$ cat flow/constraint.sdc
create_clock -name core_clock -period 6.87 [get_ports {alu_clk}]
set_input_delay 1.3740 -clock core_clock [delete_from_list [all_inputs] [get_ports {alu_clk}]]
set_output_delay 1.3740 -clock core_clock [all_outputs]
set_load 0.01 [all_outputs]
$ cat flow/config.mk
export PLATFORM = sky130hd
export DESIGN_NAME = ALU_microprocessor
export DESIGN_NICKNAME = ALU_microprocessor
export VERILOG_FILES = /design/flow/design.v
export SDC_FILE = /design/flow/constraint.sdc
export NUM_CORES = 4
export LEC_CHECK = 0
export CAP_MARGIN = 20
export CORE_MARGIN = 2
export CORE_UTILIZATION = 40
export SETUP_SLACK_MARGIN = 0.61
export SLEW_MARGIN = 20
$ cat flow/run.sh
#!/bin/bash
# the make line also repeats each setting of config.mk as NAME=value (left out here)
make -C /OpenROAD-flow-scripts/flow DESIGN_CONFIG=/design/flow/config.mk WORK_HOME=/design/flow/orfs CLKGATE_MAP_FILE= finish
$ cat flow/design.v
`timescale 1ns / 1ps
module ALU_microprocessor (
  input      [ 5:0]   alu_ctrl  ,
  input      [31:0]   in_1      ,
  input      [31:0]   in_2      ,
  input               alu_clk   ,
  output reg [31:0]   alu_rslt  ,
  output     [ 4:0]   alu_checks             
);
reg             N;                           
reg             Z;                           
reg             C;                           
reg             V;                           
reg             P;                           
always @(posedge alu_clk) begin
  case(alu_ctrl)
    5'd0 :  begin   
      {C,alu_rslt} = in_1 + in_2;            
      Z            = (alu_rslt==32'b0);
      N            = alu_rslt[31];
      V            = in_1[31]&&(in_2[31])&&(!alu_rslt[31]) || (!in_1[31])&&(!in_2[31])&&alu_rslt[31];
      P            = ^alu_rslt;
    end
    5'd1 :  begin   
      {C,alu_rslt} = in_1 + (-in_2);         
      C            = !C;
      Z            = (alu_rslt==32'b0);
      N            = alu_rslt[31];
      V            = in_1[31]&&(!in_2[31])&&(!alu_rslt[31]) || (!in_1[31])&&(in_2[31])&&alu_rslt[31];
      P            = ^alu_rslt;
    end
    5'd2 :  begin
      alu_rslt = in_1;                       
      Z        = (alu_rslt==32'b0);
      N        = alu_rslt[31];
      V        = 0;    
      C        = 0;
      P        = ^alu_rslt;
    end
     5'd3 :  begin
      alu_rslt = in_2;                       
      Z        = (alu_rslt==32'b0);
      N        = alu_rslt[31];
      V        = 0;    
      C        = 0;
      P        = ^alu_rslt;
    end
     5'd4 :  begin
      {C,alu_rslt} = in_1 + 1;               
      Z        = (alu_rslt==32'b0);
      N        = alu_rslt[31];
      V        = 0;
      P        = ^alu_rslt;    
    end
    5'd5 :  begin
      {C,alu_rslt} = in_2 + 1;               
      Z        = (alu_rslt==32'b0);
      N        = alu_rslt[31];
      V        = 0;   
      P        = ^alu_rslt; 
    end
    5'd6 :  begin
      alu_rslt = in_1 - 1;                   
      Z        = (alu_rslt==32'b0);
      N        = alu_rslt[31];
      V        = 0;    
      C        = alu_rslt[31];
      P        = ^alu_rslt;
    end
    5'd7 :  begin
      alu_rslt = in_2 - 1;                   
      Z        = (alu_rslt==32'b0);
      N        = alu_rslt[31];
      V        = 0;    
      C        = alu_rslt[31];
      P        = ^alu_rslt;
    end
    5'd8 :  begin   
      alu_rslt = in_1 & in_2;                
      Z        = (alu_rslt==32'b0);
      N        = alu_rslt[31];
      C        = 0;                          
      V        = 0;                          
      P        = ^alu_rslt;
    end
    5'd9 :  begin  
      alu_rslt = in_1 | in_2;                
      Z        = (alu_rslt==32'b0);
      N        = alu_rslt[31];
      V        = 0;                          
      C        = 0;                          
      P        = ^alu_rslt;
    end
    5'd10:  begin  
      alu_rslt = ~(in_1 & in_2);             
      Z        = (alu_rslt==32'b0);
      N        = alu_rslt[31];
      V        = 0;                          
      C        = 0;                          
      P        = ^alu_rslt;
    end
    5'd11:  begin  
      alu_rslt = ~(in_1 | in_2);             
      Z        = (alu_rslt==32'b0);
      N        = alu_rslt[31];
      V        = 0;                          
      C        = 0;                          
      P        = ^alu_rslt;
    end
    5'd12:  begin  
      alu_rslt = ~(in_1 ^ in_2);             
      Z        = (alu_rslt==32'b0);
      N        = alu_rslt[31];
      V        = 0;                          
      C        = 0;                          
      P        = ^alu_rslt;
    end
    5'd13:  begin  
      alu_rslt = in_1 ^ in_2;                
      Z        = (alu_rslt==32'b0);
      N        = alu_rslt[31];
      V        = 0;                          
      C        = 0;                          
      P        = ^alu_rslt;
    end
    5'd14:  begin  
      alu_rslt = ~in_1;                      
      Z        = (alu_rslt==32'b0);
      N        = alu_rslt[31];
      V        = 0;                          
      C        = 0;                          
      P        = ^alu_rslt;
    end
    5'd15:  begin  
      alu_rslt = ~in_2;                      
      Z        = (alu_rslt==32'b0);
      N        = alu_rslt[31];
      V        = 0;                          
      C        = 0;                          
      P        = ^alu_rslt;
    end
    5'd16:  begin
      alu_rslt = in_1 << 1;                  
      Z        = (alu_rslt==32'b0);
      N        = alu_rslt[31];
      V        = 0;                          
      C        = alu_rslt[31];
      P        = ^alu_rslt;
    end
    5'd17:  begin
      alu_rslt = in_2 << 1;                  
      Z        = (alu_rslt==32'b0);
      N        = alu_rslt[31];
      V        = 0;                          
      C        = alu_rslt[31];
      P        = ^alu_rslt;
    end
    5'd18:  begin
      alu_rslt = in_1 >> 1;                  
      Z        = (alu_rslt==32'b0);
      N        = alu_rslt[31];
      V        = 0;                          
      C        = alu_rslt[0];
      P        = ^alu_rslt;
    end
    5'd19:  begin
      alu_rslt = in_1 >> 1;                  
      Z        = (alu_rslt==32'b0);
      N        = alu_rslt[31];
      V        = 0;                          
      C        = alu_rslt[0];
      P        = ^alu_rslt;
    end
    5'd20:  begin
      alu_rslt = {in_1[30:0], in_1[31]};     
      Z        = (alu_rslt==32'b0);
      N        = 0;                          
      V        = 0;                          
      C        = 0;                          
      P        = ^alu_rslt;
    end
    5'd21:  begin
      alu_rslt = {in_2[30:0], in_2[31]};     
      Z        = (alu_rslt==32'b0);
      N        = 0;                          
      V        = 0;                          
      C        = 0;                          
      P        = ^alu_rslt;
    end
    5'd22:  begin
      alu_rslt = {in_1[0], in_1[31:1]};      
      Z        = (alu_rslt==32'b0);
      N        = 0;                          
      V        = 0;                          
      C        = 0;                          
      P        = ^alu_rslt;
    end
    5'd23:  begin
      alu_rslt = {in_2[0], in_2[31:1]};      
      Z        = (alu_rslt==32'b0);
      N        = 0;                          
      V        = 0;                          
      C        = 0;                          
      P        = ^alu_rslt;
    end
    default:  begin                          
      alu_rslt = 0; 
      {P,N,Z,C,V}= 5'b00100;                    
    end
  endcase  
end  
assign alu_checks = {P,V,Z,C,N};               
endmodule  
==> impl_metrics.csv, run 1 <==
group,metric,value,unit
outcome,status,"timing/DRC/antenna clean",
placed_design,io_buffers,107,
setup_path,cpMostUsedCell,"xnor2_1",
drt,drt-wirelength-per-cell,34.37,um
power,p_seq_share,7.4,%
final_timing,period_used_share,88.61,%
clock_tree,cts_root_buffer,"clkbuf_16",
cells_and_area,layout.area.comb,16250,um2
setup_path,cp_num_cells,18,
run,maxCapViolations,0,
worst_hold_path,hold_class,"in2reg",
cells_and_area,fin_nets,3030,
final_timing,setup_violations,0,
final_timing,rsz0062_at_grt,"false",
power,power_frac_comb,84.7,%
grt,overflow,0,
grt,grt_pass1_vias,19370,
die,die_x,216.5,um
clock_tree,htree_levels,2,
setup_path,critPathKind,"in2reg",
logic_synthesis,synth-warning-count,1,
final_timing,tightest_slew,1.137,ns
power,p_seq,0.252,mW
run,warnings,231,
power,power.net_switching,1.854,mW
logic_synthesis,avgSynthCellArea,7.710,um2
setup_path,setup.worst_path.start,"in_2[25]",
clock_tree,cts_buffers,5,
logic_synthesis,ys_top_cells_by_area,"ha_1 (30%), xnor2_1 (18%), dfxtp_1 (4.1%), inv_1 (3.6%), nand2_1 (3.5%)",
logic_synthesis,mux_share,1.552,%
placed_design,hpwl,89.23,mm
grt,grt_pass1_wl,145.9,mm
logic_synthesis,compound_area_share,20.68,%
setup_path,critPathCapture,"P",
logic_synthesis,ff_type,"dfxtp_1",
placed_design,gp_congestion,1.116,
setup_path,worstPathCellList,"clkdlybuf4s50_1 -> inv_1 -> ha_1 -> nor2_1 -> o21ai_0 -> o41ai_4 -> buf_4 -> o31ai_2 -> xnor2_1 -> ha_1 -> xor2_1 -> xnor2_1 -> xnor2_1 -> xnor2_1 -> a32oi_2 -> o21ai_1 -> nor4_2 -> o211ai_2",
logic_synthesis,synthArstFlopShare,0,%
logic_synthesis,xor_area_share,20.00,%
logic_synthesis,ys_seq_share,4.102,%
clock_tree,clockBufferDepth,2,
clock_tree,cts_tree,"yes",
logic_synthesis,netlist_instances,2342,
drt,drt-initial-drc-count,3179,
cells_and_area,fin_area,21040,um2
final_timing,final.min_clock_period,6.087,ns
grt,grtUsageTotal,44.13,%
final_timing,drv_slew,0,
final_timing,relSlewSlack,23.62,%
die,chipArea,46860,um2
setup_path,startpoint_type,"primary input",
setup_path,crit_family,"AND-OR/OR-AND gates",
die,io_pins,108,
logic_synthesis,yosysMostFrequentCell,"ha_1",
power,p_clk_share,8.0,%
logic_synthesis,topCombFamilyByArea,"adder cells",
power,swShare,54.33,%
drt,antenna_left,0,
logic_synthesis,ys_cells,2342,
grt,antenna_found_initial,5,
cells_and_area,num-fill-cells,4517,
drt,drt-total-wl,107.0,mm
drt,drc_errors,0,
logic_synthesis,edf_count,0,
grt,grt_max_degree,43,
setup_path,path_max_fanout,13,
cells_and_area,seq_area,740.7,um2
setup_path,cpMaxStageDelayCell,"clkdlybuf4s50_1",
clock_tree,cts.sinks,37,
power,clk-power,0.272,mW
die,core-area,44410,um2
cells_and_area,final_core_util,47.37,%
logic_synthesis,top_cells_by_count,"ha_1 (437), xnor2_1 (379), inv_1 (175), nand2_1 (170), nor2_1 (133)",
setup_path,cp_num_buf_inv,3,
drt,drt-pass1-iter-count,9,
worst_hold_path,hold_path_end,"alu_rslt[0]",
die,row_count,77,
setup_path,crit_path_end_kind,"register",
drt,vias_per_cell,6.556,
logic_synthesis,yosys_area,18060,um2
setup_path,slowest_delay,0.81,ns
logic_synthesis,largest_area_cell,"ha_1",
logic_synthesis,adder_share,30.50,%
power,power_leakage,8.837,nW
logic_synthesis,netlist_area,18060,um2
clock_tree,clk_pin_slew,0.09,ns
die,die_h,216.5,um
power,peakVddDrop,213.1,uV
worst_hold_path,whs_path_depth,3,
final_timing,setup_tns,0,ns
final_timing,hold_viol,0,
final_timing,whs,1.872,ns
placed_design,placed_cell_area,20740,um2
logic_synthesis,fp_nets,2852,
logic_synthesis,synth-seq-cells,37,
drt,vias,20420,
setup_path,required,7.09,ns
power,largestPowerGroup,"combinational cells",
worst_hold_path,min_from,"alu_ctrl[1]",
cells_and_area,synthToLayoutAreaGrowth,16.52,%
logic_synthesis,synthSimpleGateAreaFrac,16.30,%
clock_tree,cts_hold_buf,0,
logic_synthesis,ys_types,95,
power,comb_cell_power,2.89,mW
power,power_density,162.2,nW/um2
logic_synthesis,yosysTopAreaCellShare,30.28,%
setup_path,arrival,6.30,ns
power,p_int,1.558,mW
final_timing,maxClockFrequency,164.3,MHz
die,initCoreUtil,40.66,%
[per-stage QoR]
stage          std cells  worst slack, ns  total power, mW
2_1_floorplan       2342            1.175            1.985
3_3_place_gp        3098           0.2132            2.975
3_5_place_dp        3098           0.1694            2.989
4_1_cts             3107           0.6113            3.270
5_1_grt             3113           0.5956            3.509
6_report            3115           0.7827            3.412
[area by class of cell]
cell class	instances	share of cell area, %
repair buffers	294	11.71
well taps	592	3.520
inverters	186	3.336
clock inverters	3	0.08325
multi-input cells	1996	77.21
flip-flops and latches	37	3.520
clock buffers	5	0.5947
diodes	2	0.02379
[layer usage]
layer,global-route usage (%),vias up,share of wire (%)
met4,22.72,10,6.2
met2,64.94,1393,41
met5,0,-,0.098
li1,-,8762,-
met1,56.74,9963,40
met3,15.09,294,13
[what timing repair did]
| action | 4_1_cts | 5_1_grt |
|---|---|---|
| pin swaps | 1 | 7 |
| gates cloned | 0 | 0 |
| buffers inserted | 1 | 6 |
| endpoints found under the setup margin | 1 | 1 |
| resized | 3 | 23 |
==> run 2, diff against run 1 <==
ABC_AREA = 0   (was default)
CORE_UTILIZATION = 63   (was 40)
CTS_CLUSTER_DIAMETER = 40   (was default)
CTS_CLUSTER_SIZE = 53   (was default)
SETUP_SLACK_MARGIN = 2.19   (was 0.61)
TNS_END_PERCENT = 60   (was default)
clock period = 8.1 ns   (was 6.87 ns; I/O delays follow)
==> run 2 against run 1 <==
Net effect: synthesized area is the same; clock-buffer cell count grew 1; utilization grew 25 points; global-route usage grew 14 points; first-iteration DRC count grew 55%; synthesized cell count is the same; worst hold slack gained 0.047 ns; sequential share of layout area grew 0.14 points; worst setup slack gained 1.0 ns; critical endpoint is now alu_rslt[24]; largest power group unchanged; highest routed layer unchanged.
==> impl_metrics.csv, run 2 <==
group,metric,value,unit
die,row_count,61,
power,comb_cell_power,2.36,mW
grt,grt_max_degree,43,
logic_synthesis,adder_share,30.50,%
final_timing,final.min_clock_period,6.281,ns
setup_path,critPathKind,"in2reg",
setup_path,cp_num_buf_inv,2,
drt,antenna_left,0,
drt,vias,21490,
grt,antenna_found_initial,9,
setup_path,crit_family,"simple AND/OR/NAND/NOR gates",
logic_synthesis,edf_count,0,
logic_synthesis,largest_area_cell,"ha_1",
setup_path,setup.worst_path.start,"alu_ctrl[3]",
drt,drt-initial-drc-count,4923,
logic_synthesis,top_cells_by_count,"ha_1 (437), xnor2_1 (379), inv_1 (175), nand2_1 (170), nor2_1 (133)",
worst_hold_path,hold_path_end,"alu_rslt[2]",
clock_tree,cts_buffers,5,
die,io_pins,108,
final_timing,hold_viol,0,
power,swShare,52.97,%
setup_path,required,8.24,ns
drt,drc_errors,0,
logic_synthesis,yosys_area,18060,um2
drt,drt-wirelength-per-cell,32.71,um
die,die_x,173.3,um
cells_and_area,final_cell_count_no_fill,2797,
grt,grt_use_met2,80.23,%
logic_synthesis,ff_type,"dfxtp_1",
power,p_int,1.334,mW
logic_synthesis,mux_share,1.552,%
placed_design,gp_congestion,1.165,
power,power_frac_comb,83.3,%
logic_synthesis,ys_top_cells_by_area,"ha_1 (30%), xnor2_1 (18%), dfxtp_1 (4.1%), inv_1 (3.6%), nand2_1 (3.5%)",
drt,drt-total-wl,91.48,mm
power,clk-power,0.261,mW
cells_and_area,fin_nets,2921,
logic_synthesis,ys_cells,2342,
grt,grt_pass1_wl,129.8,mm
setup_path,critPathCapture,"alu_rslt[24]",
final_timing,setup_tns,0,ns
drt,vias_per_cell,7.683,
setup_path,path_max_fanout,16,
logic_synthesis,yosysMostFrequentCell,"ha_1",
final_timing,period_used_share,77.54,%
worst_hold_path,hold_class,"in2reg",
final_timing,tightest_slew,1.198,ns
setup_path,cpMaxStageDelayCell,"clkdlybuf4s50_1",
power,power.net_switching,1.503,mW
power,power_leakage,8.382,nW
run,maxCapViolations,0,
grt,grtUsageTotal,57.92,%
logic_synthesis,ys_seq_share,4.102,%
cells_and_area,synthToLayoutAreaGrowth,11.95,%
power,power_density,140.4,nW/um2
setup_path,cp_num_cells,9,
die,initCoreUtil,64.47,%
clock_tree,cts_hold_buf,0,
grt,met3_usage,32.24,%
logic_synthesis,synthArstFlopShare,0,%
final_timing,drv_slew,0,
logic_synthesis,compound_area_share,20.68,%
logic_synthesis,netlist_area,18060,um2
setup_path,arrival,6.42,ns
die,core-area,28010,um2
final_timing,rsz0062_at_grt,"true",
die,die_h,173.3,um
power,peakVddDrop,133.6,uV
final_timing,maxClockFrequency,159.2,MHz
grt,grt-busiest-layer,"met2",
power,p_clk_share,9.2,%
clock_tree,cts_tree,"yes",
logic_synthesis,synthSimpleGateAreaFrac,16.30,%
logic_synthesis,ys_types,95,
setup_path,worstPathCellList,"clkdlybuf4s50_1 -> nor4bb_4 -> buf_4 -> nand3_1 -> o21ai_0 -> a2111oi_0 -> o211ai_1 -> nor3_1 -> o311ai_0",
cells_and_area,num-fill-cells,2362,
power,largestPowerGroup,"combinational cells",
clock_tree,htree_levels,2,
clock_tree,clk_pin_slew,0.08,ns
final_timing,setup_violations,0,
logic_synthesis,avgSynthCellArea,7.710,um2
logic_synthesis,fp_nets,2852,
cells_and_area,final_core_util,72.17,%
logic_synthesis,xor_area_share,20.00,%
placed_design,place_inst,2749,
logic_synthesis,synth-seq-cells,37,
placed_design,io_buffers,107,
die,chipArea,30030,um2
worst_hold_path,whs_path_depth,3,
grt,overflow,0,
worst_hold_path,min_from,"in_2[2]",
logic_synthesis,netlist_instances,2342,
power,p_seq_share,7.5,%
final_timing,relSlewSlack,19.42,%
setup_path,crit_path_end_kind,"register",
final_timing,whs,1.919,ns
clock_tree,cts.sinks,37,
setup_path,slowest_delay,0.97,ns
run,warnings,234,
logic_synthesis,topCombFamilyByArea,"adder cells",
placed_design,hpwl,70.70,mm
grt,grt.met1_usage,65.55,%
outcome,status,"timing/DRC/antenna clean",
logic_synthesis,yosysTopAreaCellShare,30.28,%
clock_tree,clockBufferDepth,2,
grt,grt_pass1_vias,20150,
power,p_seq,0.214,mW
setup_path,startpoint_type,"primary input",
clock_tree,cts_root_buffer,"clkbuf_16",
logic_synthesis,synth-warning-count,1,
drt,drt-pass1-iter-count,19,
[run 2: through the flow]
step                power (mW)  setup WS, ns  area [um2]
floorplan                1.684         2.301       18060
global route             2.899         1.880       20200
detailed placement       2.345        0.9688       19440
global placement         2.322         1.123       19440
finish                   2.837         1.819       20220
CTS                      2.682         2.190       20160
[run 2: area by class of cell]
type / count / area [um2] / share of cell area, %
Timing Repair Buffer: 185 / 1642 / 8.120
Clock buffer: 6 / 138.9 / 0.6870
Sequential cell: 37 / 740.7 / 3.664
Tap cell: 378 / 473.0 / 2.340
Inverter: 186 / 723.2 / 3.577
Multi-Input combinational cell: 1996 / 16440 / 81.34
Clock inverter: 2 / 37.54 / 0.1857
Antenna cell: 7 / 17.52 / 0.08665
[run 2: timing repair]
item	4_1_cts	5_1_grt
setup buffers	32	1
endpoints found under the setup margin	2	3
resized	107	11
pin swaps	24	6
[run 2: metal layers]
layer  routed length (um)  share of wire [%]
met5                  554               0.61
met4                 9880                 11
met3                16790                 18
met2                34020                 37
met1                30230                 33
==> run 3, diff against run 2 <==
ABC_AREA = 1   (was 0)
CELL_PAD_IN_SITES_DETAIL_PLACEMENT = 1   (was default)
CORE_MARGIN = 3   (was 2)
CORE_UTILIZATION = 40   (was 63)
CTS_CLUSTER_DIAMETER = default   (was 40)
CTS_CLUSTER_SIZE = default   (was 53)
GPL_ROUTABILITY_DRIVEN = 0   (was default)
HOLD_SLACK_MARGIN = 0.22   (was default)
MAX_ROUTING_LAYER = met4   (was default)
SETUP_SLACK_MARGIN = default   (was 2.19)
TNS_END_PERCENT = 80   (was 60)
clock period = 7.0 ns   (was 8.1 ns; I/O delays follow)
==> run 3 against run 2 <==
Net effect: largest cell class unchanged; sequential power rose by 16%; die size rose by 93%; wire length up 40%; final area up 21%; clock power grew 19%; non-clock buffer count is the same; worst setup slack worse by 1.3 ns; global-route usage decreased by 14 points; sequential cell count stayed put; final cell count up 63%; sequential share of layout area shrank 0.63 points; critical path type unchanged; via count rose by 35%.
==> impl_metrics.csv, run 3 <==
group,metric,value,unit
outcome,status,"timing/DRC/antenna clean",
logic_synthesis,xor_area_share,11.14,%
final_timing,maxClockFrequency,155.4,MHz
grt,grt_max_degree,29,
logic_synthesis,synth-warning-count,1,
final_timing,rsz0062_at_grt,"false",
logic_synthesis,avgSynthCellArea,5.932,um2
setup_path,critPathCapture,"P",
power,power_leakage,12.43,nW
final_timing,setup_tns,0,ns
setup_path,slowest_delay,0.86,ns
setup_path,arrival,6.66,ns
clock_tree,post_cts_buffers,0,
placed_design,io_buffers,107,
logic_synthesis,synthArstFlopShare,0,%
logic_synthesis,topCombFamilyByArea,"simple AND/OR/NAND/NOR gates",
cells_and_area,synthToLayoutAreaGrowth,10.41,%
final_timing,hold_viol,0,
die,die_x,241.1,um
clock_tree,cts_buffers,5,
placed_design,place_ws,0.5894,ns
power,swShare,59.84,%
logic_synthesis,synthSimpleGateAreaFrac,39.33,%
worst_hold_path,whs_path_depth,4,
worst_hold_path,min_from,"in_1[4]",
logic_synthesis,yosysTopAreaCellShare,24.74,%
setup_path,crit_family,"simple AND/OR/NAND/NOR gates",
drt,drt-initial-drc-count,4234,
power,p_clk_share,9.6,%
drt,vias,28950,
final_timing,setup_violations,0,
logic_synthesis,netlist_area,22100,um2
final_timing,drv_slew,0,
cells_and_area,final_cell_count_no_fill,4548,
cells_and_area,num-fill-cells,7628,
die,chipArea,58110,um2
power,p_int,1.305,mW
logic_synthesis,largest_area_cell,"ha_1",
die,core-area,54240,um2
logic_synthesis,compound_area_share,11.31,%
final_timing,relSlewSlack,29.31,%
worst_hold_path,hold_class,"in2reg",
logic_synthesis,netlist_instances,3726,
die,io_pins,108,
logic_synthesis,ys_cells,3726,
setup_path,critPathKind,"in2reg",
clock_tree,cts_hold_buf,0,
logic_synthesis,ff_type,"dfxtp_1",
clock_tree,cts_tree,"yes",
die,row_count,85,
setup_path,cp_num_cells,23,
drt,drt-total-wl,128.3,mm
grt,grt_pass1_wl,181.9,mm
setup_path,path_max_fanout,10,
clock_tree,cts_resized,0,
logic_synthesis,ys_seq_share,3.351,%
logic_synthesis,ys_types,59,
power,comb_cell_power,2.69,mW
grt,overflow,0,
setup_path,cpMostUsedCell,"nand2_1",
logic_synthesis,edf_count,0,
setup_path,cpMaxStageDelayCell,"clkdlybuf4s50_1",
clock_tree,cts_root_buffer,"clkbuf_16",
setup_path,crit_path_end_kind,"register",
run,warnings,231,
logic_synthesis,mux_share,0,%
drt,antenna_left,0,
power,peakVddDrop,95.04,uV
final_timing,period_used_share,91.91,%
die,die_h,241.1,um
grt,antenna_found_initial,5,
placed_design,place_inst,4534,
grt,grtUsageTotal,44.24,%
placed_design,hpwl,106.7,mm
logic_synthesis,adder_share,24.92,%
setup_path,worstPathCellList,"clkdlybuf4s50_1 -> inv_1 -> ha_1 -> nand2_1 -> nor4_1 -> nand2_1 -> nand2_1 -> nand3_2 -> nand3_1 -> nand2_2 -> ha_1 -> xnor2_1 -> nand2_1 -> nand2_1 -> nand2_1 -> nand2_1 -> nand3_1 -> nand3_1 -> nand3_1 -> nor2_1 -> nand2_1 -> nor2_1 -> nand2_1",
logic_synthesis,top_cells_by_count,"nand2_1 (1154), inv_1 (440), ha_1 (437), nor2_1 (314), nand3_1 (257)",
clock_tree,clk_pin_slew,0.08,ns
power,largestPowerGroup,"combinational cells",
setup_path,required,7.23,ns
logic_synthesis,yosys_area,22100,um2
power,clk-power,0.311,mW
power,p_seq,0.248,mW
final_timing,setup_ws,0.5664,ns
die,initCoreUtil,40.75,%
setup_path,cp_num_buf_inv,2,
drt,drc_errors,0,
grt,grt_pass1_vias,28450,
worst_hold_path,hold_path_end,"alu_rslt[3]",
clock_tree,cts.sinks,37,
power,p_seq_share,7.6,%
drt,drt-pass1-iter-count,6,
logic_synthesis,yosysMostFrequentCell,"nand2_1",
run,maxCapViolations,0,
drt,vias_per_cell,6.366,
drt,drt-wirelength-per-cell,28.21,um
setup_path,setup.worst_path.start,"in_1[9]",
clock_tree,clockBufferDepth,2,
power,power.net_switching,1.944,mW
setup_path,startpoint_type,"primary input",
power,power_frac_comb,82.8,%
final_timing,tightest_slew,1.058,ns
power,power_density,133.1,nW/um2
logic_synthesis,synth-seq-cells,37,
cells_and_area,fin_nets,4355,
final_timing,final.min_clock_period,6.434,ns
logic_synthesis,fp_nets,4236,
clock_tree,htree_levels,2,
logic_synthesis,ys_top_cells_by_area,"ha_1 (25%), nand2_1 (20%), inv_1 (7.5%), xor2_1 (6.5%), nand3_1 (5.8%)",
[run 3: layer usage]
| layer | track usage, % | wire length (um) | share of wire, % |
|---|---|---|---|
| met1 | 50.85 | 46400 | 36 |
| met2 | 63.60 | 51530 | 40 |
| met3 | 13.22 | 16960 | 13 |
| met4 | 35.56 | 13390 | 10 |
| met5 | - | 0 | 0 |
[run 3: layout make-up]
cell class / instances / area [um2] / share of cell area, %
multi-input cells: 3143 / 19160 / 78.54
clock inverters: 2 / 37.54 / 0.1538
well taps: 696 / 870.8 / 3.569
repair buffers: 185 / 1657 / 6.789
diodes: 6 / 15.01 / 0.06153
inverters: 473 / 1778 / 7.286
flip-flops and latches: 37 / 740.7 / 3.035
clock buffers: 6 / 138.9 / 0.5691
[run 3: metrics by stage]
stage / power (mW) / utilization (%) / hold slack (ns) / cell area (um2)
after floorplan: 1.916 / - / 1.539 / 22100
after global placement: 2.722 / 44.63 / 2.134 / 24210
after detailed placement: 2.803 / 44.63 / 2.135 / 24210
after CTS: 3.117 / 44.96 / 2.042 / 24380
after global routing: 3.443 / 44.99 / 2.080 / 24400
final: 3.249 / 44.99 / 2.097 / 24400
==> run 4, diff against run 3 <==
ABC_AREA = 0   (was 1)
CAP_MARGIN = 30   (was 20)
CELL_PAD_IN_SITES_DETAIL_PLACEMENT = default   (was 1)
CELL_PAD_IN_SITES_GLOBAL_PLACEMENT = 3   (was default)
CORE_MARGIN = 2   (was 3)
CORE_UTILIZATION = 68   (was 40)
GPL_ROUTABILITY_DRIVEN = default   (was 0)
HOLD_SLACK_MARGIN = default   (was 0.22)
MAX_ROUTING_LAYER = default   (was met4)
PLACE_DENSITY_LB_ADDON = 0.02   (was default)
SETUP_SLACK_MARGIN = 2.82   (was default)
TNS_END_PERCENT = default   (was 80)
clock period = 10.0 ns   (was 7.0 ns; I/O delays follow)
==> run 4 against run 3 <==
Net effect: the run now fails in global placement without I/O (3_1_place_gp_skip_io); synthesized area down 18%; synthesized cell count down 37%; die size down 52%.
==> impl_metrics.csv, run 4 <==
group,metric,value,unit
logic_synthesis,edf_count,0,
die,die_x,167.0,um
logic_synthesis,yosysMostFrequentCell,"ha_1",
logic_synthesis,yosys_area,18060,um2
logic_synthesis,ys_seq_share,4.102,%
logic_synthesis,largest_area_cell,"ha_1",
logic_synthesis,mux_share,1.552,%
logic_synthesis,ys_types,95,
logic_synthesis,synth-seq-cells,37,
logic_synthesis,netlist_instances,2342,
logic_synthesis,synth-warning-count,1,
logic_synthesis,synthArstFlopShare,0,%
logic_synthesis,ys_cells,2342,
logic_synthesis,compound_area_share,20.68,%
logic_synthesis,netlist_area,18060,um2
outcome,lastStage,"global placement without I/O (3_1_place_gp_skip_io)",
logic_synthesis,yosysTopAreaCellShare,30.28,%
logic_synthesis,top_cells_by_count,"ha_1 (437), xnor2_1 (379), inv_1 (175), nand2_1 (170), nor2_1 (133)",
logic_synthesis,avgSynthCellArea,7.710,um2
logic_synthesis,topCombFamilyByArea,"adder cells",
outcome,status,"did not finish",
outcome,error,"[ERROR FLW-0024] Place density exceeds 1.0 (current PLACE_DENSITY_LB_ADDON =  0.02). Please check if the value of  PLACE_DENSITY_LB_ADDON is between 0 and 0.99.",
die,row_count,59,
die,core-area,26060,um2
logic_synthesis,adder_share,30.50,%
die,die_h,167.0,um
logic_synthesis,fp_nets,2852,
die,chipArea,27870,um2
logic_synthesis,xor_area_share,20.00,%
die,initCoreUtil,69.29,%
logic_synthesis,ys_top_cells_by_area,"ha_1 (30%), xnor2_1 (18%), dfxtp_1 (4.1%), inv_1 (3.6%), nand2_1 (3.5%)",
logic_synthesis,ff_type,"dfxtp_1",
logic_synthesis,synthSimpleGateAreaFrac,16.30,%
==> run 5, diff against run 4 <==
CAP_MARGIN = 35   (was 30)
CELL_PAD_IN_SITES_DETAIL_PLACEMENT = 2   (was default)
CELL_PAD_IN_SITES_GLOBAL_PLACEMENT = 0   (was 3)
CORE_UTILIZATION = 29   (was 68)
CTS_CLUSTER_DIAMETER = 331   (was default)
CTS_CLUSTER_SIZE = 53   (was default)
GPL_ROUTABILITY_DRIVEN = 0   (was default)
GPL_TIMING_DRIVEN = 0   (was default)
MAX_ROUTING_LAYER = met4   (was default)
PLACE_DENSITY_LB_ADDON = 0.22   (was 0.02)
SETUP_SLACK_MARGIN = default   (was 2.82)
SLEW_MARGIN = 0   (was 20)
TNS_END_PERCENT = 35   (was default)
clock period = 6.7 ns   (was 10.0 ns; I/O delays follow)
==> run 5 against run 4 <==
Net effect: the layout now fails its checks (negative setup slack); die size rose by 130%; synthesized cell count did not move; synthesized area stayed put.
==> impl_metrics.csv, run 5 <==
group,metric,value,unit
setup_path,cp_num_cells,19,
drt,drt-initial-drc-count,3138,
clock_tree,cts.sinks,37,
worst_hold_path,hold_class,"in2reg",
logic_synthesis,ys_cells,2342,
setup_path,cp_num_buf_inv,4,
logic_synthesis,netlist_instances,2342,
drt,drt-pass1-iter-count,10,
setup_path,crit_path_end_kind,"register",
die,die_x,253.5,um
clock_tree,htree_levels,2,
grt,antenna_found_initial,6,
power,clk-power,0.312,mW
power,power_density,170.9,nW/um2
drt,drt-total-wl,117.9,mm
drt,antenna_left,0,
logic_synthesis,mux_share,1.552,%
drt,drc_errors,0,
power,p_clk_share,8.7,%
logic_synthesis,yosysTopAreaCellShare,30.28,%
outcome,so_faults,"negative setup slack",
grt,overflow,0,
grt,grtUsageTotal,36.63,%
logic_synthesis,compound_area_share,20.68,%
clock_tree,cts_hold_buf,0,
clock_tree,cts_buffers,5,
run,warnings,231,
logic_synthesis,synth-seq-cells,37,
setup_path,critPathKind,"in2reg",
final_timing,tightest_slew,1.186,ns
final_timing,setup_violations,1,
final_timing,setup_ws,-0.09842,ns
clock_tree,clk_pin_slew,0.06,ns
worst_hold_path,min_from,"in_2[4]",
drt,vias_per_cell,6.530,
power,power_frac_comb,84.1,%
grt,grt_max_degree,14,
setup_path,crit_family,"simple AND/OR/NAND/NOR gates",
power,p_seq_share,7.2,%
setup_path,cpMaxStageDelayCell,"nor3_1",
drt,drt-wirelength-per-cell,35.32,um
placed_design,io_buffers,105,
logic_synthesis,fp_nets,2852,
logic_synthesis,synth-warning-count,1,
final_timing,hold_viol,0,
cells_and_area,num-fill-cells,7131,
final_timing,drv_slew,0,
logic_synthesis,synthSimpleGateAreaFrac,16.30,%
logic_synthesis,adder_share,30.50,%
setup_path,slowest_delay,0.81,ns
final_timing,final.min_clock_period,6.798,ns
setup_path,arrival,6.98,ns
setup_path,critPathCapture,"P",
logic_synthesis,netlist_area,18060,um2
power,finalPower,3.569,mW
setup_path,cpMostUsedCell,"xnor2_1",
final_timing,maxClockFrequency,147.1,MHz
power,comb_cell_power,3.00,mW
logic_synthesis,xor_area_share,20.00,%
logic_synthesis,yosys_area,18060,um2
power,largestPowerGroup,"combinational cells",
final_timing,period_used_share,101.5,%
logic_synthesis,avgSynthCellArea,7.710,um2
worst_hold_path,hold_path_end,"alu_rslt[3]",
clock_tree,cts_tree,"yes",
grt,grt_pass1_vias,22650,
die,die_h,253.5,um
logic_synthesis,ff_type,"dfxtp_1",
logic_synthesis,topCombFamilyByArea,"adder cells",
die,io_pins,108,
placed_design,hpwl,96.03,mm
die,chipArea,64280,um2
clock_tree,cts_root_buffer,"clkbuf_16",
setup_path,path_max_fanout,10,
power,power.net_switching,1.946,mW
power,p_int,1.623,mW
power,swShare,54.53,%
logic_synthesis,ys_types,95,
grt,grt_pass1_wl,163.0,mm
logic_synthesis,edf_count,0,
logic_synthesis,yosysMostFrequentCell,"ha_1",
final_timing,relSlewSlack,20.96,%
clock_tree,clockBufferDepth,2,
placed_design,place_ws,-1.394,ns
power,peakVddDrop,118.6,uV
logic_synthesis,synthArstFlopShare,0,%
final_timing,setup_tns,-0.09842,ns
die,initCoreUtil,29.31,%
logic_synthesis,ys_seq_share,4.102,%
setup_path,required,6.88,ns
run,maxCapViolations,0,
outcome,status,"complete, but fails checks",
worst_hold_path,whs_path_depth,3,
setup_path,worstPathCellList,"clkdlybuf4s15_1 -> clkinvlp_4 -> buf_12 -> ha_1 -> a21bo_2 -> a221oi_2 -> nand2_1 -> nor3_1 -> nand4_1 -> xnor2_1 -> ha_1 -> xnor2_1 -> xnor2_1 -> xnor2_1 -> xnor2_1 -> o21ai_0 -> nor4_2 -> buf_2 -> o211ai_2",
die,row_count,91,
die,core-area,61600,um2
setup_path,startpoint_type,"primary input",
logic_synthesis,top_cells_by_count,"ha_1 (437), xnor2_1 (379), inv_1 (175), nand2_1 (170), nor2_1 (133)",
logic_synthesis,largest_area_cell,"ha_1",
power,p_seq,0.256,mW
logic_synthesis,ys_top_cells_by_area,"ha_1 (30%), xnor2_1 (18%), dfxtp_1 (4.1%), inv_1 (3.6%), nand2_1 (3.5%)",
cells_and_area,synthToLayoutAreaGrowth,15.65,%
power,power_leakage,8.623,nW
drt,vias,21800,
cells_and_area,fin_nets,3004,
setup_path,setup.worst_path.start,"in_2[1]",
run 5: routing by layer:
metal / share of wire [%] / up-vias / GRT usage (%)
met2: 41 / 1775 / 52.50
met4: 11 / 0 / 29.99
met1: 36 / 10610 / 40.42
li1: - / 8734 / -
met5: 0 / - / -
met3: 13 / 682 / 13.61
run 5: final cells by class:
cell class / instances / area, um2 / area share (%)
Antenna cell: 6 / 15.01 / 0.07190
Buffer: 122 / 566.8 / 2.714
Sequential cell: 37 / 740.7 / 3.547
Inverter: 186 / 724.4 / 3.469
Clock inverter: 2 / 37.54 / 0.1797
Tap cell: 837 / 1047 / 5.015
Timing Repair Buffer: 146 / 1358 / 6.501
Multi-Input combinational cell: 1996 / 16250 / 77.84
Clock buffer: 6 / 138.9 / 0.6651
run 5: what timing repair did:
action	CTS	global route
setup buffers	6	16
resized	72	83
pin swaps	6	5
endpoints found under the setup margin	2	1
run 5: metrics by stage:
step           hold WS [ns]  instances  instance area, um2  util (%)
6_report              1.605       3338               20880     33.90
5_1_grt               1.643       3336               20880     33.89
4_1_cts               1.655       3312               20620     33.48
3_5_place_dp          2.082       3299               20320     32.98
3_3_place_gp          2.081       3284               20160     32.72
2_1_floorplan         1.479       2342               18060         -
==> run 6, diff against run 5 <==
ABC_AREA = default   (was 0)
CAP_MARGIN = 15   (was 35)
CELL_PAD_IN_SITES_DETAIL_PLACEMENT = 1   (was 2)
CELL_PAD_IN_SITES_GLOBAL_PLACEMENT = 3   (was 0)
CORE_UTILIZATION = 54   (was 29)
CTS_CLUSTER_DIAMETER = 55   (was 331)
CTS_CLUSTER_SIZE = 59   (was 53)
HOLD_SLACK_MARGIN = -0.08   (was default)
MAX_ROUTING_LAYER = met5   (was met4)
PLACE_DENSITY_LB_ADDON = 0.05   (was 0.22)
SETUP_SLACK_MARGIN = -0.4   (was default)
SLEW_MARGIN = 35   (was 0)
TNS_END_PERCENT = default   (was 35)
clock period = 7.0 ns   (was 6.7 ns; I/O delays follow)
==> run 6 against run 5 <==
Net effect: the run now fails in global placement without I/O (3_1_place_gp_skip_io); synthesized cell count stayed put; die size is 46% lower; synthesized area stayed put.
==> impl_metrics.csv, run 6 <==
group,metric,value,unit
outcome,lastStage,"global placement without I/O (3_1_place_gp_skip_io)",
logic_synthesis,netlist_area,18060,um2
logic_synthesis,mux_share,1.552,%
logic_synthesis,ff_type,"dfxtp_1",
die,die_x,186.9,um
die,initCoreUtil,55.22,%
logic_synthesis,compound_area_share,20.68,%
outcome,status,"did not finish",
logic_synthesis,ys_top_cells_by_area,"ha_1 (30%), xnor2_1 (18%), dfxtp_1 (4.1%), inv_1 (3.6%), nand2_1 (3.5%)",
logic_synthesis,synth-warning-count,1,
die,core-area,32700,um2
logic_synthesis,ys_cells,2342,
logic_synthesis,adder_share,30.50,%
logic_synthesis,yosys_area,18060,um2
logic_synthesis,topCombFamilyByArea,"adder cells",
outcome,error,"[ERROR FLW-0024] Place density exceeds 1.0 (current PLACE_DENSITY_LB_ADDON =  0.05). Please check if the value of  PLACE_DENSITY_LB_ADDON is between 0 and 0.99.",
logic_synthesis,avgSynthCellArea,7.710,um2
logic_synthesis,yosysTopAreaCellShare,30.28,%
logic_synthesis,netlist_instances,2342,
logic_synthesis,fp_nets,2852,
logic_synthesis,synthArstFlopShare,0,%
logic_synthesis,ys_seq_share,4.102,%
logic_synthesis,ys_types,95,
logic_synthesis,edf_count,0,
logic_synthesis,synth-seq-cells,37,
logic_synthesis,largest_area_cell,"ha_1",
logic_synthesis,yosysMostFrequentCell,"ha_1",
logic_synthesis,synthSimpleGateAreaFrac,16.30,%
logic_synthesis,xor_area_share,20.00,%
logic_synthesis,top_cells_by_count,"ha_1 (437), xnor2_1 (379), inv_1 (175), nand2_1 (170), nor2_1 (133)",
die,row_count,66,
die,die_h,186.9,um
die,chipArea,34920,um2
==> run 7, diff against run 6 <==
ABC_AREA = 1   (was default)
CAP_MARGIN = 20   (was 15)
CELL_PAD_IN_SITES_DETAIL_PLACEMENT = default   (was 1)
CELL_PAD_IN_SITES_GLOBAL_PLACEMENT = default   (was 3)
CORE_ASPECT_RATIO = 0.5   (was default)
CORE_UTILIZATION = 72   (was 54)
CTS_CLUSTER_DIAMETER = 371   (was 55)
CTS_CLUSTER_SIZE = 99   (was 59)
GPL_ROUTABILITY_DRIVEN = default   (was 0)
GPL_TIMING_DRIVEN = default   (was 0)
HOLD_SLACK_MARGIN = default   (was -0.08)
MAX_ROUTING_LAYER = default   (was met5)
PLACE_DENSITY_LB_ADDON = default   (was 0.05)
SETUP_SLACK_MARGIN = 0.42   (was -0.4)
SLEW_MARGIN = 20   (was 35)
TNS_END_PERCENT = 5   (was default)
clock period = 4.43 ns   (was 7.0 ns; I/O delays follow)
==> run 7 against run 6 <==
Net effect: the flow stops in clock tree synthesis (4_1_cts); die size shrank 7.8%; synthesized cell count grew 59%; synthesized area up 22%.
==> impl_metrics.csv, run 7 <==
group,metric,value,unit
placed_design,place_inst,4845,
placed_design,gp_congestion,1.419,
logic_synthesis,ys_types,59,
logic_synthesis,netlist_area,22100,um2
die,die_x,251.8,um
logic_synthesis,ys_cells,3726,
die,row_count,45,
logic_synthesis,xor_area_share,11.14,%
logic_synthesis,adder_share,24.92,%
logic_synthesis,topCombFamilyByArea,"simple AND/OR/NAND/NOR gates",
logic_synthesis,yosysTopAreaCellShare,24.74,%
logic_synthesis,compound_area_share,11.31,%
placed_design,placed_cell_area,28410,um2
logic_synthesis,synth-seq-cells,37,
logic_synthesis,avgSynthCellArea,5.932,um2
logic_synthesis,synthSimpleGateAreaFrac,39.33,%
logic_synthesis,yosysMostFrequentCell,"nand2_1",
die,chipArea,32200,um2
die,core-area,30240,um2
die,die_h,127.9,um
logic_synthesis,largest_area_cell,"ha_1",
logic_synthesis,yosys_area,22100,um2
logic_synthesis,ff_type,"dfxtp_1",
logic_synthesis,synthArstFlopShare,0,%
placed_design,hpwl,111.6,mm
outcome,lastStage,"clock tree synthesis (4_1_cts)",
outcome,error,"[ERROR DPL-0038] Utilization greater than 100%, impossible to legalize",
outcome,status,"did not finish",
logic_synthesis,ys_top_cells_by_area,"ha_1 (25%), nand2_1 (20%), inv_1 (7.5%), xor2_1 (6.5%), nand3_1 (5.8%)",
die,initCoreUtil,73.10,%
placed_design,io_buffers,107,
logic_synthesis,fp_nets,4236,
logic_synthesis,netlist_instances,3726,
logic_synthesis,top_cells_by_count,"nand2_1 (1154), inv_1 (440), ha_1 (437), nor2_1 (314), nand3_1 (257)",
logic_synthesis,edf_count,0,
logic_synthesis,ys_seq_share,3.351,%
die,io_pins,108,
logic_synthesis,synth-warning-count,1,
logic_synthesis,mux_share,0,%
run 7: metrics by stage:
step	utilization [%]	hold WS (ns)	setup slack, ns
detailed placement	93.97	1.620	-0.6120
floorplan	-	1.025	0.4982
global placement	93.97	1.621	-0.2691
==> run 8, diff against run 7 <==
ABC_AREA = default   (was 1)
CORE_ASPECT_RATIO = default   (was 0.5)
CORE_UTILIZATION = 48   (was 72)
CTS_CLUSTER_DIAMETER = 197   (was 371)
GPL_ROUTABILITY_DRIVEN = 0   (was default)
SETUP_SLACK_MARGIN = default   (was 0.42)
TNS_END_PERCENT = 20   (was 5)
clock period = 7.0 ns   (was 4.43 ns; I/O delays follow)
==> run 8 against run 7 <==
Net effect: now clean on timing, DRC and antenna; synthesized cell count shrank 37%; die size grew 22%; synthesized area shrank 18%.
==> impl_metrics.csv, run 8 <==
group,metric,value,unit
grt,grt_max_degree,41,
placed_design,io_buffers,107,
logic_synthesis,synth-warning-count,1,
logic_synthesis,netlist_area,18060,um2
cells_and_area,final_core_util,54.75,%
setup_path,crit_path_end_kind,"register",
power,p_clk_share,9.2,%
setup_path,critPathCapture,"P",
grt,grt_pass1_wl,128.1,mm
setup_path,startpoint_type,"primary input",
setup_path,cpMaxStageDelayCell,"fa_1",
logic_synthesis,avgSynthCellArea,7.710,um2
grt,antenna_found_initial,7,
logic_synthesis,compound_area_share,20.68,%
logic_synthesis,ys_top_cells_by_area,"ha_1 (30%), xnor2_1 (18%), dfxtp_1 (4.1%), inv_1 (3.6%), nand2_1 (3.5%)",
setup_path,cp_num_cells,20,
clock_tree,cts.sinks,37,
final_timing,drv_slew,0,
final_timing,period_used_share,92.23,%
logic_synthesis,synth-seq-cells,37,
drt,antenna_left,0,
final_timing,hold_viol,0,
final_timing,final.min_clock_period,6.456,ns
worst_hold_path,hold_class,"in2reg",
drt,drt-initial-drc-count,3641,
power,p_seq,0.247,mW
die,io_pins,108,
clock_tree,clk_pin_slew,0.10,ns
final_timing,whs,1.792,ns
power,swShare,53.08,%
logic_synthesis,topCombFamilyByArea,"adder cells",
clock_tree,post_cts_buffers,0,
setup_path,required,7.22,ns
die,initCoreUtil,48.40,%
power,finalPower,3.211,mW
placed_design,placed_cell_area,20230,um2
die,chipArea,39190,um2
clock_tree,cts_resized,0,
logic_synthesis,adder_share,30.50,%
power,power_density,157.2,nW/um2
drt,drt-wirelength-per-cell,30.82,um
logic_synthesis,largest_area_cell,"ha_1",
power,clk-power,0.295,mW
logic_synthesis,ff_type,"dfxtp_1",
logic_synthesis,top_cells_by_count,"ha_1 (437), xnor2_1 (379), inv_1 (175), nand2_1 (170), nor2_1 (133)",
setup_path,critPathKind,"in2reg",
grt,grt_pass1_vias,19300,
drt,vias_per_cell,6.916,
clock_tree,htree_levels,2,
power,comb_cell_power,2.67,mW
grt,overflow,0,
logic_synthesis,ys_types,95,
logic_synthesis,edf_count,0,
die,core-area,37310,um2
setup_path,worstPathCellList,"clkdlybuf4s50_1 -> ha_1 -> fa_1 -> a221oi_2 -> o211ai_1 -> a221oi_2 -> o21ai_2 -> o31ai_4 -> a41o_1 -> o21ai_0 -> xnor2_1 -> ha_1 -> xnor2_1 -> xnor2_1 -> xnor2_1 -> xnor2_1 -> a32oi_1 -> o21ai_0 -> nor4_1 -> o211ai_2",
worst_hold_path,min_from,"alu_ctrl[1]",
outcome,status,"timing/DRC/antenna clean",
logic_synthesis,synthArstFlopShare,0,%
final_timing,maxClockFrequency,154.9,MHz
setup_path,crit_family,"AND-OR/OR-AND gates",
run,warnings,231,
setup_path,cpMostUsedCell,"xnor2_1",
drt,vias,20380,
power,p_seq_share,7.7,%
setup_path,slowest_delay,0.52,ns
final_timing,setup_tns,0,ns
cells_and_area,fin_nets,2977,
clock_tree,cts_root_buffer,"clkbuf_16",
logic_synthesis,netlist_instances,2342,
final_timing,relSlewSlack,6.498,%
placed_design,hpwl,74.48,mm
power,p_int,1.507,mW
clock_tree,clockBufferDepth,2,
drt,drt-total-wl,90.83,mm
clock_tree,cts_tree,"yes",
logic_synthesis,ys_cells,2342,
drt,drc_errors,0,
setup_path,cp_num_buf_inv,1,
logic_synthesis,yosysTopAreaCellShare,30.28,%
clock_tree,cts_buffers,5,
die,die_x,198.0,um
power,peakVddDrop,242.1,uV
setup_path,path_max_fanout,6,
setup_path,arrival,6.68,ns
power,power.net_switching,1.704,mW
logic_synthesis,yosys_area,18060,um2
logic_synthesis,yosysMostFrequentCell,"ha_1",
cells_and_area,synthToLayoutAreaGrowth,13.12,%
worst_hold_path,whs_path_depth,4,
clock_tree,cts_hold_buf,0,
worst_hold_path,hold_path_end,"alu_rslt[31]",
cells_and_area,fin_area,20430,um2
die,row_count,71,
final_timing,rsz0062_at_grt,"false",
logic_synthesis,mux_share,1.552,%
logic_synthesis,ys_seq_share,4.102,%
final_timing,setup_violations,0,
logic_synthesis,xor_area_share,20.00,%
drt,drt-pass1-iter-count,12,
setup_path,setup.worst_path.start,"in_1[0]",
run,maxCapViolations,0,
power,largestPowerGroup,"combinational cells",
die,die_h,198.0,um
power,power_leakage,8.603,nW
logic_synthesis,fp_nets,2852,
grt,grtUsageTotal,45.28,%
final_timing,tightest_slew,1.390,ns
power,power_frac_comb,83.1,%
logic_synthesis,synthSimpleGateAreaFrac,16.30,%
run 8: layer usage:
metal  vias up  track usage (%)  wire [um]
li1       8667                -          -
met1      9403            53.29      32290
met2      1796            64.92      35610
met3       507            20.25      14580
met4         8            32.36       8281
met5         -           0.6386         73
run 8: layout make-up:
cell class              instances  area [um2]
multi-input cells            1996       16140
repair buffers                241        2067
inverters                     186       698.2
diodes                          5       12.51
clock inverters                 3       46.29
clock buffers                   5       125.1
flip-flops and latches         37       740.7
fillers                      3539       16880
well taps                     474       593.1
run 8: through the flow:
step	setup WS, ns	instances
finish	0.5442	2947
global route	0.4431	2942
CTS	0.7348	2942
detailed placement	0.3981	2934
global placement	0.4209	2934
floorplan	1.279	2342
==> run 9, diff against run 8 <==
CAP_MARGIN = 15   (was 20)
CELL_PAD_IN_SITES_DETAIL_PLACEMENT = 1   (was default)
CORE_UTILIZATION = 61   (was 48)
CTS_CLUSTER_DIAMETER = 55   (was 197)
CTS_CLUSTER_SIZE = 59   (was 99)
GPL_ROUTABILITY_DRIVEN = 1   (was 0)
GPL_TIMING_DRIVEN = 0   (was default)
HOLD_SLACK_MARGIN = -0.08   (was default)
MAX_ROUTING_LAYER = met4   (was default)
SETUP_SLACK_MARGIN = -0.4   (was default)
TNS_END_PERCENT = default   (was 20)
==> run 9 against run 8 <==
Net effect: the run now fails in global routing (5_1_grt); die size down 21%; synthesized cell count unchanged; synthesized area unchanged.
==> impl_metrics.csv, run 9 <==
group,metric,value,unit
logic_synthesis,ys_types,95,
logic_synthesis,adder_share,30.50,%
logic_synthesis,ys_seq_share,4.102,%
clock_tree,cts_root_buffer,"clkbuf_16",
outcome,status,"did not finish",
placed_design,gp_congestion,1.343,
die,die_h,176.1,um
clock_tree,cts.sinks,37,
logic_synthesis,ff_type,"dfxtp_1",
die,die_x,176.1,um
logic_synthesis,fp_nets,2852,
die,io_pins,108,
logic_synthesis,largest_area_cell,"ha_1",
clock_tree,cts_hold_buf,0,
logic_synthesis,mux_share,1.552,%
logic_synthesis,yosys_area,18060,um2
clock_tree,cts_buffers,5,
logic_synthesis,ys_top_cells_by_area,"ha_1 (30%), xnor2_1 (18%), dfxtp_1 (4.1%), inv_1 (3.6%), nand2_1 (3.5%)",
outcome,error,"[ERROR GRT-0116] Global routing finished with congestion. Check the congestion regions in the DRC Viewer.",
outcome,lastStage,"global routing (5_1_grt)",
logic_synthesis,xor_area_share,20.00,%
clock_tree,clockBufferDepth,2,
logic_synthesis,avgSynthCellArea,7.710,um2
logic_synthesis,ys_cells,2342,
die,initCoreUtil,62.41,%
logic_synthesis,edf_count,0,
logic_synthesis,synthArstFlopShare,0,%
logic_synthesis,netlist_instances,2342,
grt,grtUsageTotal,101.8,%
grt,overflow,2383,
die,chipArea,30990,um2
logic_synthesis,netlist_area,18060,um2
die,row_count,62,
logic_synthesis,top_cells_by_count,"ha_1 (437), xnor2_1 (379), inv_1 (175), nand2_1 (170), nor2_1 (133)",
clock_tree,htree_levels,2,
logic_synthesis,yosysMostFrequentCell,"ha_1",
die,core-area,28940,um2
placed_design,hpwl,95.03,mm
logic_synthesis,compound_area_share,20.68,%
logic_synthesis,topCombFamilyByArea,"adder cells",
logic_synthesis,synthSimpleGateAreaFrac,16.30,%
logic_synthesis,synth-warning-count,1,
logic_synthesis,synth-seq-cells,37,
logic_synthesis,yosysTopAreaCellShare,30.28,%
placed_design,io_buffers,105,
[run 9: stage by stage]
stage | area (um2) | setup slack, ns | std cells
floorplan | 18060 | 1.279 | 2342
global placement | 19590 | -1.117 | 2831
detailed placement | 19620 | -1.475 | 2832
CTS | 19770 | -0.3984 | 2835
[run 9: timing repair]
item                                    in CTS
gates cloned                                 0
gates resized                               25
endpoints found under the setup margin       2
buffers inserted                             1
pin swaps                                    0
[run 9: routing by layer]
layer	overflow	track usage [%]
met5	-	-
met4	406	107.3
met3	157	82.32
met2	1647	125.3
met1	173	92.77
==> run 10, diff against run 9 <==
ABC_AREA = 1   (was default)
CAP_MARGIN = 20   (was 15)
CELL_PAD_IN_SITES_DETAIL_PLACEMENT = default   (was 1)
CORE_UTILIZATION = 72   (was 61)
CTS_CLUSTER_DIAMETER = 371   (was 55)
CTS_CLUSTER_SIZE = 10   (was 59)
GPL_ROUTABILITY_DRIVEN = default   (was 1)
GPL_TIMING_DRIVEN = default   (was 0)
HOLD_SLACK_MARGIN = default   (was -0.08)
MAX_ROUTING_LAYER = default   (was met4)
PLACE_DENSITY = 0.38   (was default)
SETUP_SLACK_MARGIN = 0.25   (was -0.4)
TNS_END_PERCENT = 5   (was default)
clock period = 4.43 ns   (was 7.0 ns; I/O delays follow)
==> run 10 against run 9 <==
Net effect: the run fails in clock tree synthesis (4_1_cts); die size up 3.6%; synthesized cell count up 59%; synthesized area up 22%.
==> impl_metrics.csv, run 10 <==
group,metric,value,unit
logic_synthesis,avgSynthCellArea,5.932,um2
die,die_x,179.2,um
logic_synthesis,synthSimpleGateAreaFrac,39.33,%
logic_synthesis,adder_share,24.92,%
logic_synthesis,compound_area_share,11.31,%
placed_design,place_ws,-0.8084,ns
logic_synthesis,top_cells_by_count,"nand2_1 (1154), inv_1 (440), ha_1 (437), nor2_1 (314), nand3_1 (257)",
logic_synthesis,ys_cells,3726,
logic_synthesis,synthArstFlopShare,0,%
logic_synthesis,ys_types,59,
placed_design,gp_congestion,1.427,
die,die_h,179.2,um
die,io_pins,108,
logic_synthesis,yosysTopAreaCellShare,24.74,%
logic_synthesis,netlist_area,22100,um2
logic_synthesis,yosysMostFrequentCell,"nand2_1",
outcome,status,"did not finish",
placed_design,place_inst,4866,
placed_design,io_buffers,107,
logic_synthesis,topCombFamilyByArea,"simple AND/OR/NAND/NOR gates",
logic_synthesis,ys_top_cells_by_area,"ha_1 (25%), nand2_1 (20%), inv_1 (7.5%), xor2_1 (6.5%), nand3_1 (5.8%)",
logic_synthesis,edf_count,0,
logic_synthesis,mux_share,0,%
die,row_count,64,
placed_design,hpwl,110.7,mm
logic_synthesis,yosys_area,22100,um2
logic_synthesis,ff_type,"dfxtp_1",
outcome,lastStage,"clock tree synthesis (4_1_cts)",
die,initCoreUtil,72.63,%
logic_synthesis,largest_area_cell,"ha_1",
logic_synthesis,xor_area_share,11.14,%
die,core-area,30430,um2
logic_synthesis,netlist_instances,3726,
die,chipArea,32110,um2
logic_synthesis,synth-seq-cells,37,
logic_synthesis,ys_seq_share,3.351,%
outcome,error,"[ERROR DPL-0033] detailed placement checks failed during check placement.",
logic_synthesis,synth-warning-count,1,
logic_synthesis,fp_nets,4236,
[run 10: stage by stage]
step	instance area [um2]	hold WS, ns
after global placement	28580	1.620
after detailed placement	28580	1.622
after floorplan	22100	1.025
==> run 11, diff against run 10 <==
ABC_AREA = 0   (was 1)
CORE_UTILIZATION = 70   (was 72)
CTS_CLUSTER_DIAMETER = 40   (was 371)
CTS_CLUSTER_SIZE = 53   (was 10)
PLACE_DENSITY = default   (was 0.38)
SETUP_SLACK_MARGIN = 1.79   (was 0.25)
TNS_END_PERCENT = 60   (was 5)
clock period = 7.06 ns   (was 4.43 ns; I/O delays follow)
==> run 11 against run 10 <==
Net effect: the flow stops in global routing (5_1_grt); synthesized cell count fell by 37%; synthesized area shrank 18%; die size down 16%.
==> impl_metrics.csv, run 11 <==
group,metric,value,unit
outcome,status,"did not finish",
outcome,lastStage,"global routing (5_1_grt)",
outcome,error,"[ERROR GRT-0232] Routing congestion too high. Check the congestion heatmap in the GUI.",
logic_synthesis,yosysMostFrequentCell,"ha_1",
logic_synthesis,fp_nets,2852,
grt,overflow,155,
logic_synthesis,compound_area_share,20.68,%
logic_synthesis,edf_count,0,
logic_synthesis,largest_area_cell,"ha_1",
logic_synthesis,topCombFamilyByArea,"adder cells",
placed_design,gp_congestion,1.314,
die,io_pins,108,
placed_design,place_inst,2729,
logic_synthesis,synth-warning-count,1,
logic_synthesis,adder_share,30.50,%
clock_tree,cts.sinks,37,
logic_synthesis,yosysTopAreaCellShare,30.28,%
die,core-area,25250,um2
logic_synthesis,ys_types,95,
placed_design,place_ws,0.3665,ns
clock_tree,clockBufferDepth,2,
die,die_h,164.6,um
logic_synthesis,synthSimpleGateAreaFrac,16.30,%
logic_synthesis,synthArstFlopShare,0,%
placed_design,hpwl,66.70,mm
clock_tree,cts_hold_buf,0,
logic_synthesis,netlist_instances,2342,
placed_design,io_buffers,107,
die,row_count,58,
logic_synthesis,xor_area_share,20.00,%
die,initCoreUtil,71.50,%
grt,grtUsageTotal,79.26,%
logic_synthesis,ys_cells,2342,
logic_synthesis,mux_share,1.552,%
clock_tree,cts_root_buffer,"clkbuf_16",
logic_synthesis,avgSynthCellArea,7.710,um2
placed_design,placed_cell_area,19630,um2
die,die_x,164.6,um
logic_synthesis,netlist_area,18060,um2
logic_synthesis,ys_top_cells_by_area,"ha_1 (30%), xnor2_1 (18%), dfxtp_1 (4.1%), inv_1 (3.6%), nand2_1 (3.5%)",
clock_tree,htree_levels,2,
die,chipArea,27100,um2
clock_tree,cts_buffers,5,
logic_synthesis,synth-seq-cells,37,
logic_synthesis,ff_type,"dfxtp_1",
logic_synthesis,ys_seq_share,4.102,%
logic_synthesis,top_cells_by_count,"ha_1 (437), xnor2_1 (379), inv_1 (175), nand2_1 (170), nor2_1 (133)",
logic_synthesis,yosys_area,18060,um2
run 11: timing repair:
action | in CTS
resized | 229
pin swaps | 70
endpoints found under the setup margin | 3
setup buffers | 116
run 11: per-layer routing:
layer / GRT usage (%) / GRT overflow
met3: 66.68 / 5
met2: 93.69 / 85
met1: 79.21 / 6
met5: 44.70 / 1
met4: 76.44 / 58
==> run 12, diff against run 11 <==
CORE_UTILIZATION = 36   (was 70)
PLACE_DENSITY_LB_ADDON = 0.22   (was default)
SETUP_SLACK_MARGIN = 2.19   (was 1.79)
clock period = 12.4 ns   (was 7.06 ns; I/O delays follow)
==> run 12 against run 11 <==
Net effect: now clean on timing, DRC and antenna; synthesized cell count unchanged; die size up 92%; synthesized area unchanged.
==> impl_metrics.csv, run 12 <==
group,metric,value,unit
drt,drt-wirelength-per-cell,33.94,um
logic_synthesis,ys_cells,2342,
power,p_seq_share,7.6,%
die,core-area,49860,um2
logic_synthesis,yosysMostFrequentCell,"ha_1",
clock_tree,clk_pin_slew,0.09,ns
setup_path,critPathKind,"in2reg",
setup_path,slowest_delay,0.84,ns
grt,grt_max_degree,44,
setup_path,cp_num_cells,19,
drt,drt-initial-drc-count,2985,
setup_path,cp_num_buf_inv,2,
setup_path,worstPathCellList,"clkdlybuf4s50_1 -> inv_1 -> ha_1 -> a211o_1 -> o211ai_1 -> o31ai_1 -> o211ai_1 -> a21oi_1 -> a221oi_1 -> xnor2_1 -> ha_1 -> xnor2_1 -> xnor2_1 -> xnor2_1 -> xnor2_1 -> a32oi_1 -> o21ai_0 -> nor4_1 -> o211ai_2",
clock_tree,cts_hold_buf,0,
drt,antenna_left,0,
logic_synthesis,netlist_instances,2342,
setup_path,cpMostUsedCell,"xnor2_1",
logic_synthesis,ys_types,95,
cells_and_area,final_core_util,40.07,%
power,largestPowerGroup,"combinational cells",
clock_tree,htree_levels,2,
grt,antenna_found_initial,4,
setup_path,arrival,8.94,ns
power,comb_cell_power,1.55,mW
final_timing,whs,2.840,ns
logic_synthesis,mux_share,1.552,%
worst_hold_path,hold_path_end,"alu_rslt[31]",
die,row_count,82,
power,power_frac_comb,84.4,%
final_timing,hold_viol,0,
logic_synthesis,synth-warning-count,1,
power,power.net_switching,1.024,mW
drt,antenna-diode-count,0,
logic_synthesis,largest_area_cell,"ha_1",
clock_tree,cts.sinks,37,
setup_path,startpoint_type,"primary input",
drt,drt-pass1-iter-count,10,
grt,grt_pass1_vias,18920,
run,warnings,231,
placed_design,hpwl,85.36,mm
logic_synthesis,synthSimpleGateAreaFrac,16.30,%
logic_synthesis,topCombFamilyByArea,"adder cells",
setup_path,crit_family,"AND-OR/OR-AND gates",
die,io_pins,108,
setup_path,critPathCapture,"P",
logic_synthesis,synth-seq-cells,37,
drt,drt-total-wl,103.6,mm
clock_tree,clockBufferDepth,2,
final_timing,drv_slew,0,
logic_synthesis,adder_share,30.50,%
logic_synthesis,ys_seq_share,4.102,%
drt,vias_per_cell,6.432,
die,die_x,228.0,um
die,chipArea,51970,um2
logic_synthesis,fp_nets,2852,
final_timing,period_used_share,70.36,%
logic_synthesis,top_cells_by_count,"ha_1 (437), xnor2_1 (379), inv_1 (175), nand2_1 (170), nor2_1 (133)",
logic_synthesis,compound_area_share,20.68,%
clock_tree,cts_buffers,5,
grt,grt_pass1_wl,143.3,mm
clock_tree,cts_tree,"yes",
worst_hold_path,hold_class,"in2reg",
placed_design,io_buffers,107,
setup_path,required,12.61,ns
power,swShare,55.73,%
final_timing,final.min_clock_period,8.724,ns
clock_tree,cts_resized,0,
clock_tree,post_cts_buffers,0,
setup_path,path_max_fanout,10,
logic_synthesis,yosysTopAreaCellShare,30.28,%
setup_path,setup.worst_path.start,"in_2[1]",
final_timing,setup_violations,0,
placed_design,gp_congestion,1.003,
placed_design,place_inst,3045,
grt,overflow,0,
outcome,status,"timing/DRC/antenna clean",
die,initCoreUtil,36.21,%
power,p_seq,0.139,mW
power,p_int,0.8133,mW
logic_synthesis,avgSynthCellArea,7.710,um2
logic_synthesis,synthArstFlopShare,0,%
power,p_clk_share,8.0,%
grt,grtUsageTotal,38.46,%
final_timing,tightest_slew,1.315,ns
cells_and_area,synthToLayoutAreaGrowth,10.64,%
logic_synthesis,ys_top_cells_by_area,"ha_1 (30%), xnor2_1 (18%), dfxtp_1 (4.1%), inv_1 (3.6%), nand2_1 (3.5%)",
cells_and_area,num-fill-cells,5326,
clock_tree,cts_root_buffer,"clkbuf_16",
setup_path,crit_path_end_kind,"register",
setup_path,cpMaxStageDelayCell,"clkdlybuf4s50_1",
final_timing,relSlewSlack,11.50,%
worst_hold_path,min_from,"alu_ctrl[1]",
power,power_density,91.96,nW/um2
die,die_h,228.0,um
worst_hold_path,whs_path_depth,3,
cells_and_area,fin_nets,2890,
run,maxCapViolations,0,
drt,drc_errors,0,
drt,vias,19640,
power,peakVddDrop,87.30,uV
final_timing,maxClockFrequency,114.6,MHz
power,power_leakage,8.174,nW
logic_synthesis,ff_type,"dfxtp_1",
logic_synthesis,yosys_area,18060,um2
final_timing,setup_tns,0,ns
power,finalPower,1.837,mW
logic_synthesis,netlist_area,18060,um2
logic_synthesis,xor_area_share,20.00,%
cells_and_area,final_cell_count_no_fill,3053,
power,clk-power,0.148,mW
logic_synthesis,edf_count,0,
final_timing,rsz0062_at_grt,"false",
run 12: area by class of cell:
| type | instances | area, um2 | area share [%] |
|---|---|---|---|
| sequential | 37 | 740.7 | 3.707 |
| multi-input combinational | 1996 | 16140 | 80.80 |
| tap | 672 | 840.8 | 4.208 |
| clock inverter | 3 | 17.52 | 0.08768 |
| timing repair buffer | 154 | 1414 | 7.077 |
| inverter | 186 | 698.2 | 3.494 |
| clock buffer | 5 | 125.1 | 0.6263 |
run 12: stage by stage:
| step | setup slack [ns] | cell area (um2) |
|---|---|---|
| after global placement | 3.409 | 19830 |
| after CTS | 3.788 | 19980 |
| after floorplan | 5.599 | 18060 |
| after global routing | 3.435 | 19980 |
| after detailed placement | 3.456 | 19840 |
| final | 3.676 | 19980 |
run 12: per-layer routing:
| layer | GRT usage, % | vias to the layer above | share of wire, % |
|---|---|---|---|
| met5 | 0 | - | 0.013 |
| li1 | - | 8478 | - |
| met1 | 51.45 | 9531 | 41 |
| met4 | 18.48 | 2 | 5.9 |
| met3 | 9.625 | 244 | 12 |
| met2 | 57.43 | 1382 | 41 |
Power figures rest on the tool's default switching activity, not on a simulated workload.
